Setup of violet:
==> flow/design.v (excerpt) <==
module systolic_array #(
  parameter integer ARRAY_N               = 4,
  parameter integer ARRAY_M               = 2,
  parameter integer PMAX                  = 8,
  parameter integer PMIN                  = 2,
  parameter integer ACT_WIDTH             = ARRAY_N * PMAX * (PMAX/PMIN),
  parameter integer WGT_WIDTH             = ARRAY_M * ARRAY_N * PMAX * (PMAX/PMIN),
  parameter integer ACCUMULATOR_WIDTH     = 4 * PMAX,
  parameter integer OUT_WIDTH             = ARRAY_M * ACCUMULATOR_WIDTH,
  parameter integer MODE_WIDTH            = $clog2(PMAX/PMIN) * 2
) (
  input  wire                               clk,
  input  wire                               reset,
  input  wire                               out_valid,
  input  wire                               acc_clear,
  input  wire        [ ACT_WIDTH  -1 : 0 ]  activation_in,
  input  wire        [ WGT_WIDTH  -1 : 0 ]  weight_in,
  input  wire        [ MODE_WIDTH -1 : 0 ]  mode,
  output wire        [ OUT_WIDTH  -1 : 0 ]  activation_out,
  output wire                               activation_valid
);
Size in the first run: roughly 9700 cells after synthesis, ~340 flip-flops, about 460 I/O pins, ~0.082 mm^2 of cells after synthesis.
clock: 9.12 ns
lec_check: 0
cap_margin: 20
core_margin: 2
core_utilization: 62
slew_margin: 20
run.sh (not shown) runs the stock make flow with config.mk's settings and CLKGATE_MAP_FILE=.
Nothing crashed in violet and all stages finished; the problem is that the final layout failed, the offending checks being setup timing.
Modified inputs, pepper compared to violet
--- a/flow/config.mk
+++ b/flow/config.mk
@@ -9,3 +9,4 @@
 export CORE_MARGIN = 2
-export CORE_UTILIZATION = 62
+export CORE_UTILIZATION = 72
+export PLACE_DENSITY = 0.4
 export SLEW_MARGIN = 20
==> flow/constraint.sdc <==
create_clock -name core_clock -period 10.0 [get_ports {clk}]
set_input_delay 2.0000 -clock core_clock [delete_from_list [all_inputs] [get_ports {clk}]]
set_output_delay 2.0000 -clock core_clock [all_outputs]
set_load 0.01 [all_outputs]
==> results <==
The remaining runs in violet and pepper completed every stage, whereas pepper halted early.
In violet the implementation ran to completion but is not tape-out ready, as the final checks report setup timing.
Re summed instance area of the synthesized netlist: no difference whatsoever between violet and pepper.
Per the comparison of pepper with violet, net count after synthesis flat, synthesized netlist cell count flat.
Sort violet and pepper by last weighted congestion value of the routability-driven placer, descending, and pepper comes first.
Going from violet to pepper, HPWL after detailed placement grew by more than 10%.
pepper -> violet: register bit total from synthesis delta 0, exact match
Here is what was changed in the inputs of garnet compared with pepper.
--- a/flow/config.mk
+++ b/flow/config.mk
@@ -9,4 +9,3 @@
 export CORE_MARGIN = 2
-export CORE_UTILIZATION = 72
-export PLACE_DENSITY = 0.4
+export CORE_UTILIZATION = 40
 export SLEW_MARGIN = 20
==> flow/constraint.sdc <==
create_clock -name core_clock -period 10.9 [get_ports {clk}]
set_input_delay 2.1800 -clock core_clock [delete_from_list [all_inputs] [get_ports {clk}]]
set_output_delay 2.1800 -clock core_clock [all_outputs]
set_load 0.01 [all_outputs]
==> comparison <==
- garnet reached the end of the flow, and the finished layout is clean on the timing, DRC and antenna checks.
- The higher die area of pepper and garnet is in garnet.
- [compare] base=pepper new=garnet: count of mapped cells out of synthesis now sits at about the same level; placement row count picked up an extra 43.
## Diff of input files: indigo against garnet
--- a/flow/config.mk
+++ b/flow/config.mk
@@ -9,3 +9,4 @@
 export CORE_MARGIN = 2
-export CORE_UTILIZATION = 40
+export CORE_UTILIZATION = 71
+export CTS_CLUSTER_SIZE = 100
 export SLEW_MARGIN = 20
==> flow/constraint.sdc <==
create_clock -name core_clock -period 10.0 [get_ports {clk}]
set_input_delay 2.0000 -clock core_clock [delete_from_list [all_inputs] [get_ports {clk}]]
set_output_delay 2.0000 -clock core_clock [all_outputs]
set_load 0.01 [all_outputs]
Taking garnet as the reference, in indigo number of resized instances in the post-cts repair step went up, clock buffer count from CTS went down 6, global placement routability congestion rose about 10%, post-CTS setup-driven buffer insertion count now sits higher.
Number of instances in the placed design of indigo falls short of that of garnet by a few percent.
Horizontal die dimension sits lower in indigo than in garnet.
Pre-CTS worst setup slack: lower on indigo
Die size on indigo is ahead of garnet.
FAIL indigo @ global routing: tool exited with error
Re number of synthesized register bits: no difference whatsoever between garnet and indigo.
Diff garnet -> indigo | total number of placement rows | down by more than a quarter

systolic_array again, from the RTL that the note above started with.
export LEC_CHECK = 0
export CAP_MARGIN = 20
export CELL_PAD_IN_SITES_GLOBAL_PLACEMENT = 2
export CORE_ASPECT_RATIO = 1.18
export CORE_MARGIN = 10
export CORE_UTILIZATION = 63
export CTS_CLUSTER_SIZE = 79
export GPL_ROUTABILITY_DRIVEN = 0
export MAX_ROUTING_LAYER = met4
export PLACE_DENSITY_LB_ADDON = 0.1
export SETUP_SLACK_MARGIN = 2.53
export SLEW_MARGIN = 25
export TNS_END_PERCENT = 35
create_clock -name core_clock -period 19.1 [get_ports {clk}]
The starting point died in 3_1_place_gp_skip_io.
Change:
- CELL_PAD_IN_SITES_GLOBAL_PLACEMENT: 2 -> unset
- CORE_ASPECT_RATIO: 1.18 -> unset
- CORE_MARGIN: 10 -> 2
- CORE_UTILIZATION: 63 -> 27
- CTS_CLUSTER_SIZE: 79 -> unset
- GPL_ROUTABILITY_DRIVEN: 0 -> unset
- MAX_ROUTING_LAYER: met4 -> unset
- PLACE_DENSITY_LB_ADDON: 0.1 -> unset
- SETUP_SLACK_MARGIN: 2.53 -> unset
- SLEW_MARGIN: 25 -> 20
- TNS_END_PERCENT: 35 -> unset
- clock period: 19.1 -> 10.9 ns (I/O delays scaled with it)
The changed run completed without violations.
Die area goes up by 110%.
Synthesized area is unchanged.
Synthesized cell count is unchanged.
Change:
- CORE_UTILIZATION: 27 -> 58
- SETUP_SLACK_MARGIN: unset -> 2.0
- clock period: 10.9 -> 7.98 ns (I/O delays scaled with it)
After rerunning:
- The new run ran to the end with violations: negative setup slack
- synthesized cell count stays the same
- count of clock-buffer cells in the layout goes down by 8
- sequential share of layout area goes down by 0.94 points
- via count goes up by about 16%
- routed wire length goes up by 15%
Change:
- CORE_UTILIZATION: 58 -> 72
- CTS_CLUSTER_SIZE: unset -> 36
- SETUP_SLACK_MARGIN: 2.0 -> 1.05
- clock period: 7.98 -> 10.6 ns (I/O delays scaled with it)
After rerunning:
- This time the run ended with an error in 5_1_grt
- die size came out lower by 19%
- synthesized area is unchanged
- synthesized cell count does not change

systolic_array again, from the RTL that the note above started with.
==> flow/config.mk <==
export PLATFORM = sky130hd
export DESIGN_NAME = systolic_array
export DESIGN_NICKNAME = systolic_array
export VERILOG_FILES = /design/flow/design.v
export SDC_FILE = /design/flow/constraint.sdc
export NUM_CORES = 4
export LEC_CHECK = 0
export CAP_MARGIN = 20
export CORE_MARGIN = 2
export CORE_UTILIZATION = 58
export SLEW_MARGIN = 20
==> flow/constraint.sdc <==
create_clock -name core_clock -period 8.61 [get_ports {clk}]
set_input_delay 1.7220 -clock core_clock [delete_from_list [all_inputs] [get_ports {clk}]]
set_output_delay 1.7220 -clock core_clock [all_outputs]
set_load 0.01 [all_outputs]
The starting point finished with setup timing left.
Next try:
--- a/flow/config.mk
+++ b/flow/config.mk
@@ -9,3 +9,4 @@
 export CORE_MARGIN = 2
-export CORE_UTILIZATION = 58
+export CORE_UTILIZATION = 72
+export SETUP_SLACK_MARGIN = 2.49
 export SLEW_MARGIN = 20
What happened: This time the run failed in 4_1_cts, error DPL-0038. Synthesized area is unchanged. Die size drops by 19%. Synthesized cell count stays the same.
Next try:
--- a/flow/config.mk
+++ b/flow/config.mk
@@ -9,4 +9,3 @@
 export CORE_MARGIN = 2
-export CORE_UTILIZATION = 72
-export SETUP_SLACK_MARGIN = 2.49
+export CORE_UTILIZATION = 67
 export SLEW_MARGIN = 20
==> flow/constraint.sdc (replaced) <==
create_clock -name core_clock -period 9.73 [get_ports {clk}]
set_input_delay 1.9460 -clock core_clock [delete_from_list [all_inputs] [get_ports {clk}]]
set_output_delay 1.9460 -clock core_clock [all_outputs]
set_load 0.01 [all_outputs]
Result: This time the run aborted during 5_1_grt, error GRT-0232; synthesized cell count does not change; die area came out higher by 7.4%; area after synthesis stays the same.
Next try:
--- a/flow/config.mk
+++ b/flow/config.mk
@@ -9,3 +9,4 @@
 export CORE_MARGIN = 2
-export CORE_UTILIZATION = 67
+export CORE_UTILIZATION = 72
+export PLACE_DENSITY = 0.38
 export SLEW_MARGIN = 20
==> flow/constraint.sdc (replaced) <==
create_clock -name core_clock -period 4.82 [get_ports {clk}]
set_input_delay 0.9640 -clock core_clock [delete_from_list [all_inputs] [get_ports {clk}]]
set_output_delay 0.9640 -clock core_clock [all_outputs]
set_load 0.01 [all_outputs]
Outcome: The changed run died in 4_1_cts. Synthesized cell count stays the same. Synthesized area stays the same. Die area goes down by 6.9%.
Next try:
--- a/flow/config.mk
+++ b/flow/config.mk
@@ -9,4 +9,3 @@
 export CORE_MARGIN = 2
-export CORE_UTILIZATION = 72
-export PLACE_DENSITY = 0.38
+export CORE_UTILIZATION = 40
 export SLEW_MARGIN = 20
==> flow/constraint.sdc (replaced) <==
create_clock -name core_clock -period 11.0 [get_ports {clk}]
set_input_delay 2.2000 -clock core_clock [delete_from_list [all_inputs] [get_ports {clk}]]
set_output_delay 2.2000 -clock core_clock [all_outputs]
set_load 0.01 [all_outputs]
With this change the flow produced a clean layout.
Area after synthesis does not change.
Die area came out higher by about 80%.
Synthesized cell count stays the same.

Starting RTL as in the previous note.
clock: 9.73 ns
lec_check: 0
cap_margin: 0
core_margin: 2
core_utilization: 70
cts_cluster_size: 33
slew_margin: 20
The starting point ended with an error in global routing (5_1_grt) with GRT-0232.
==> next run, changes <==
- CAP_MARGIN: 0 -> 20
- CORE_UTILIZATION: 70 -> 66
- CTS_CLUSTER_SIZE: 33 -> 51
- SETUP_SLACK_MARGIN: unset -> 1.05
- clock period: 9.73 -> 10.6 ns (I/O delays scaled with it)
The new run died in global routing (5_1_grt), error ODB-0269.
Area after synthesis is unchanged.
Synthesized cell count is unchanged.
Die area grows by 6.0%.
==> next run, changes <==
- CORE_UTILIZATION: 66 -> 72
- CTS_CLUSTER_DIAMETER: unset -> 234
- CTS_CLUSTER_SIZE: 51 -> unset
- SETUP_SLACK_MARGIN: 1.05 -> 2.49
- clock period: 10.6 -> 8.61 ns (I/O delays scaled with it)
What happened: This time the run ended with an error in clock tree synthesis (4_1_cts). Synthesized area stays the same. Die area came out lower by a little under a tenth. Synthesized cell count stays the same.
==> next run, changes <==
- ABC_AREA: unset -> 1
- CTS_CLUSTER_DIAMETER: 234 -> unset
- PLACE_DENSITY: unset -> 0.38
- SETUP_SLACK_MARGIN: 2.49 -> 0.89
- TNS_END_PERCENT: unset -> 5
- clock period: 8.61 -> 4.82 ns (I/O delays scaled with it)
What happened: The changed run failed in clock tree synthesis (4_1_cts) on DPL-0033; die size climbs by a few percent; area after synthesis rose by a few percent; synthesized cell count increases by about a fifth.

systolic_array again, from the RTL that the note above started with.
export LEC_CHECK = 0
export CAP_MARGIN = 20
export CORE_ASPECT_RATIO = 0.64
export CORE_MARGIN = 2
export CORE_UTILIZATION = 60
export CTS_CLUSTER_SIZE = 61
export MAX_ROUTING_LAYER = met4
export PLACE_DENSITY_LB_ADDON = 0.02
export SETUP_SLACK_MARGIN = 0.42
export SLEW_MARGIN = 35
export TNS_END_PERCENT = 5
create_clock -name core_clock -period 6.04 [get_ports {clk}]
The first run reached the layout checks and failed them: setup timing.
Change:
Settings changed: CORE_ASPECT_RATIO 0.64 to 1.78, CORE_UTILIZATION 60 to 72, CTS_CLUSTER_SIZE 61 to 100, PLACE_DENSITY_LB_ADDON 0.02 to 0.25, SETUP_SLACK_MARGIN 0.42 to not set, TNS_END_PERCENT 5 to 30.
Clock period 6.04 ns to 10.0 ns, I/O delays scaled along.
The new run died in global routing (5_1_grt) on GRT-0116.
Synthesized cell count does not change.
Die area came out lower by 16%.
Synthesized area stays the same.
Change:
Settings changed: CELL_PAD_IN_SITES_GLOBAL_PLACEMENT set to 3, CORE_MARGIN 2 to 3, CORE_UTILIZATION 72 to 50, CTS_CLUSTER_DIAMETER set to 164, GPL_TIMING_DRIVEN set to 0, PLACE_DENSITY set to 0.47, PLACE_DENSITY_LB_ADDON 0.25 to not set.
Clock period 10.0 ns to 13.7 ns, I/O delays scaled along.
The new run ended with an error in global placement without I/O (3_1_place_gp_skip_io).
Die size goes up by well over a third.
Synthesized cell count does not change.
Synthesized area does not change.

systolic_array again, from the RTL that the note above started with.
export LEC_CHECK = 0
export CAP_MARGIN = 15
export CORE_MARGIN = 2
export CORE_UTILIZATION = 23
export GPL_ROUTABILITY_DRIVEN = 0
export HOLD_SLACK_MARGIN = 0.26
export PLACE_DENSITY_LB_ADDON = 0.09
export SLEW_MARGIN = 20
export TNS_END_PERCENT = 70
create_clock -name core_clock -period 11.0 [get_ports {clk}]
The first run finished with timing, DRC and antenna clean.
==> next run, changes <==
Settings changed: GPL_TIMING_DRIVEN set to 0, SETUP_SLACK_MARGIN set to 2.83, SLEW_MARGIN 20 to 15.
Cell count falls by a few percent.
Routed wire length rises by a quarter to a third.
Maximum frequency falls slightly.
Global-route usage rises by 6.1 points.
Setup slack gets worse by 51 ps.
Clock skew rises by 3.2 ps.
Utilization falls by 0.50 points.
Clock-buffer cell count rises by 7.
Synthesized cell count stays the same.
==> next run, changes <==
Settings changed: CAP_MARGIN 15 to 0, CORE_UTILIZATION 23 to 67, CTS_CLUSTER_SIZE set to 33, GPL_ROUTABILITY_DRIVEN 0 to not set, GPL_TIMING_DRIVEN 0 to not set, HOLD_SLACK_MARGIN 0.26 to not set, PLACE_DENSITY_LB_ADDON 0.09 to not set, SETUP_SLACK_MARGIN 2.83 to not set, SLEW_MARGIN 15 to 20, TNS_END_PERCENT 70 to not set.
Clock period 11.0 ns to 9.02 ns, I/O delays scaled along.
Effect: The new run ended with an error in global routing (5_1_grt), error GRT-0116; die area decreases by 65%; synthesized cell count stays the same; area after synthesis stays the same.

lane 1:
Starting RTL as in the previous note.
// systolic_array
module systolic_array #(
  parameter integer ARRAY_N               = 4,
  parameter integer ARRAY_M               = 2,
  parameter integer PMAX                  = 8,
  parameter integer PMIN                  = 2,
  parameter integer ACT_WIDTH             = ARRAY_N * PMAX * (PMAX/PMIN),
  parameter integer WGT_WIDTH             = ARRAY_M * ARRAY_N * PMAX * (PMAX/PMIN),
  parameter integer ACCUMULATOR_WIDTH     = 4 * PMAX,
  parameter integer OUT_WIDTH             = ARRAY_M * ACCUMULATOR_WIDTH,
  parameter integer MODE_WIDTH            = $clog2(PMAX/PMIN) * 2
) (
  input  wire                               clk,
  input  wire                               reset,
  input  wire                               out_valid,
  input  wire                               acc_clear,
  input  wire        [ ACT_WIDTH  -1 : 0 ]  activation_in,
  input  wire        [ WGT_WIDTH  -1 : 0 ]  weight_in,
  input  wire        [ MODE_WIDTH -1 : 0 ]  mode,
  output wire        [ OUT_WIDTH  -1 : 0 ]  activation_out,
  output wire                               activation_valid
);
clock: 19.1 ns
lec_check: 0
cap_margin: 20
core_aspect_ratio: 1.18
core_margin: 2
core_utilization: 40
cts_cluster_size: 79
gpl_routability_driven: 0
max_routing_layer: met4
place_density_lb_addon: 0.1
setup_slack_margin: 2.53
slew_margin: 25
tns_end_percent: 35
Lane 1 reached the end of the flow, and the finished layout is clean on the timing, DRC and antenna checks.
What lane 2 does differently from lane 1 at the input level:
- SETUP_SLACK_MARGIN removed (was 2.53)
- CTS_CLUSTER_SIZE removed (was 79)
- TNS_END_PERCENT changed from 35 to 70
- SLEW_MARGIN changed from 25 to 20
- CORE_ASPECT_RATIO removed (was 1.18)
- MAX_ROUTING_LAYER removed (was met4)
- HOLD_SLACK_MARGIN newly set to 0.26
- PLACE_DENSITY_LB_ADDON removed (was 0.1)
- the clock period (ns, I/O delays scaled along) changed from 19.1 to 11.0
## What came out
Lane 2 | stages: all done | timing, DRC, antenna: all pass. Re first-pass GRT wire length: lane 2 is 15,000 um up on lane 1. Total number of placement rows (lane 2 vs. lane 1) decreases by a little under 10%. Chip footprint across lane 1 and lane 2: no real change. Lane 2 vs lane 1 — initial antenna violation count rose 20. Relative to lane 1, synthesis-to-finish area growth increased by 10 points in lane 2. Of lane 1 and lane 2, the higher tally of non-filler cells in the final layout belongs to lane 2. Diff lane 1 and lane 2: total met2 wirelength after detailed routing higher in lane 1.
